## fpga3
module fpga3(
    input [3:0] SW,
    input rot_A, input rot_B, input rot_dwn,
    input BTN0, input BTN1, input BTN2,
    input reset, input clk,
    output [7:0] LED,
	 output R, output G, output B,
	 output h_sync, output v_sync
    );
For scale: roughly 5,200 cells after synthesis, ~43,000 sq um of cells after synthesis.
==> flow/config.mk <==
export PLATFORM = sky130hd
export DESIGN_NAME = fpga3
export DESIGN_NICKNAME = fpga3
export VERILOG_FILES = /design/flow/design.v
export SDC_FILE = /design/flow/constraint.sdc
export NUM_CORES = 4
export LEC_CHECK = 0
export CAP_MARGIN = 20
export CELL_PAD_IN_SITES_GLOBAL_PLACEMENT = 3
export CORE_ASPECT_RATIO = 0.7
export CORE_MARGIN = 5
export CORE_UTILIZATION = 24
export CTS_CLUSTER_DIAMETER = 92
export CTS_CLUSTER_SIZE = 32
export GPL_TIMING_DRIVEN = 0
export MAX_ROUTING_LAYER = met4
export PLACE_DENSITY = 0.61
export SETUP_SLACK_MARGIN = 5.0
export SLEW_MARGIN = 20
export TNS_END_PERCENT = 40
==> flow/constraint.sdc <==
create_clock -name core_clock -period 85.5 [get_ports {clk}]
set_input_delay 17.1000 -clock core_clock [delete_from_list [all_inputs] [get_ports {clk}]]
set_output_delay 17.1000 -clock core_clock [all_outputs]
set_load 0.01 [all_outputs]
run.sh (not shown) runs the stock make flow with config.mk's settings and CLKGATE_MAP_FILE=.
Edit:
==> flow/config.mk (replaced) <==
export PLATFORM = sky130hd
export DESIGN_NAME = fpga3
export DESIGN_NICKNAME = fpga3
export VERILOG_FILES = /design/flow/design.v
export SDC_FILE = /design/flow/constraint.sdc
export NUM_CORES = 4
export LEC_CHECK = 0
export CAP_MARGIN = 20
export CORE_MARGIN = 2
export CORE_UTILIZATION = 47
export SLEW_MARGIN = 20
==> flow/constraint.sdc (replaced) <==
create_clock -name core_clock -period 30.6 [get_ports {clk}]
set_input_delay 6.1200 -clock core_clock [delete_from_list [all_inputs] [get_ports {clk}]]
set_output_delay 6.1200 -clock core_clock [all_outputs]
set_load 0.01 [all_outputs]
Outcome: The changed run finished with setup timing left; synthesized area does not change; worst setup slack is worse by 11 ns; hold slack stays flat; wire length drops by 20%.
Edit:
--- a/flow/config.mk
+++ b/flow/config.mk
@@ -6,6 +6,8 @@
 export NUM_CORES = 4
 export LEC_CHECK = 0
+export ABC_AREA = 1
 export CAP_MARGIN = 20
 export CORE_MARGIN = 2
-export CORE_UTILIZATION = 47
+export CORE_UTILIZATION = 52
+export CTS_CLUSTER_SIZE = 95
 export SLEW_MARGIN = 20
What happened:
- The new run reached the layout checks and failed them: setup timing
- cell area goes up by about 4%
- non-clock buffer count goes down by 33
- utilization goes up by 6.0 points
- critical path depth goes up by 6
- hold slack loses 0.013 ns
- die size goes down by 6.1%
- clock-buffer cell count is unchanged
Edit:
--- a/flow/config.mk
+++ b/flow/config.mk
@@ -6,8 +6,7 @@
 export NUM_CORES = 4
 export LEC_CHECK = 0
-export ABC_AREA = 1
 export CAP_MARGIN = 20
 export CORE_MARGIN = 2
-export CORE_UTILIZATION = 52
-export CTS_CLUSTER_SIZE = 95
+export CORE_UTILIZATION = 40
+export SETUP_SLACK_MARGIN = 5.0
 export SLEW_MARGIN = 20
==> flow/constraint.sdc (replaced) <==
create_clock -name core_clock -period 48.5 [get_ports {clk}]
set_input_delay 9.7000 -clock core_clock [delete_from_list [all_inputs] [get_ports {clk}]]
set_output_delay 9.7000 -clock core_clock [all_outputs]
set_load 0.01 [all_outputs]
The changed run produced a clean layout.
Critical path depth drops by 3.
First-iteration DRC count climbs by a few percent.
Design area drops by a few percent.
Synthesized cell count drops by about a fifth.
Non-clock buffer count drops by 136.
Routed wire length drops by a few percent.
Register-to-register slack is better by 9.0 ns.
Cell count drops by roughly a tenth.
Hold slack is better by 0.0081 ns.
Via count drops by a little under a tenth.


run 1:
fpga3 again, from the RTL that the note above started with.
// fpga3
module fpga3(
    input [3:0] SW,
    input rot_A, input rot_B, input rot_dwn,
    input BTN0, input BTN1, input BTN2,
    input reset, input clk,
    output [7:0] LED,
	 output R, output G, output B,
	 output h_sync, output v_sync
    );
clock: 50.0 ns
lec_check: 0
cap_margin: 20
cell_pad_in_sites_global_placement: 1
core_margin: 2
core_utilization: 68
place_density_lb_addon: 0.15
slew_margin: 15
tns_end_percent: 35
In the summary table, run 1 is marked failed, with error FLW-0024 raised in global placement without I/O (3_1_place_gp_skip_io).
Input changes introduced in run 2 (baseline for comparison: run 1):
# run 1
export LEC_CHECK = 0
export CAP_MARGIN = 20
export CELL_PAD_IN_SITES_GLOBAL_PLACEMENT = 1
export CORE_MARGIN = 2
export CORE_UTILIZATION = 68
export PLACE_DENSITY_LB_ADDON = 0.15
export SLEW_MARGIN = 15
export TNS_END_PERCENT = 35
create_clock -name core_clock -period 50.0 [get_ports {clk}]
# run 2
export LEC_CHECK = 0
export ABC_AREA = 1
export CAP_MARGIN = 5
export CELL_PAD_IN_SITES_GLOBAL_PLACEMENT = 1
export CORE_MARGIN = 2
export CORE_UTILIZATION = 26
export CTS_CLUSTER_DIAMETER = 337
export CTS_CLUSTER_SIZE = 98
export GPL_ROUTABILITY_DRIVEN = 0
export PLACE_DENSITY = 0.43
export SLEW_MARGIN = 20
export TNS_END_PERCENT = 35
create_clock -name core_clock -period 50.0 [get_ports {clk}]
The flow ran to completion for all of run 2 and run 1 but run 1, which stopped partway. Diff run 1 -> run 2: chip area estimate from yosys synthesis rose by about 4%, die footprint shows an increase of about 170%, synthesized area divided by synthesized cell count now sits lower.
--- input diff run 2..run 3 ---
# run 2
export LEC_CHECK = 0
export ABC_AREA = 1
export CAP_MARGIN = 5
export CELL_PAD_IN_SITES_GLOBAL_PLACEMENT = 1
export CORE_MARGIN = 2
export CORE_UTILIZATION = 26
export CTS_CLUSTER_DIAMETER = 337
export CTS_CLUSTER_SIZE = 98
export GPL_ROUTABILITY_DRIVEN = 0
export PLACE_DENSITY = 0.43
export SLEW_MARGIN = 20
export TNS_END_PERCENT = 35
create_clock -name core_clock -period 50.0 [get_ports {clk}]
# run 3
export LEC_CHECK = 0
export ABC_AREA = 1
export CAP_MARGIN = 5
export CELL_PAD_IN_SITES_GLOBAL_PLACEMENT = 1
export CORE_ASPECT_RATIO = 0.5
export CORE_MARGIN = 2
export CORE_UTILIZATION = 45
export CTS_CLUSTER_DIAMETER = 337
export CTS_CLUSTER_SIZE = 98
export GPL_ROUTABILITY_DRIVEN = 0
export PLACE_DENSITY = 0.43
export SLEW_MARGIN = 20
export TNS_END_PERCENT = 35
create_clock -name core_clock -period 50.0 [get_ports {clk}]
==> comparison <==
Met1 track demand over resource (higher): run 3. For the met3 capacity usage during global routing, run 3 came in 1.4 points higher than run 2 did. On cell count: run 3 sits below run 2. Run 3 — design area 2.7% lower, run 2 as reference. Run 2 -> run 3: final-stage net count flat. Number of antenna repair diodes delta for run 3 relative to run 2: 1 lower. From run 2 to run 3 the numbers moved as follows: wire length of the first global-routing pass saw a decrease; number of tap instances decreased by 40% relative to the old numbers.
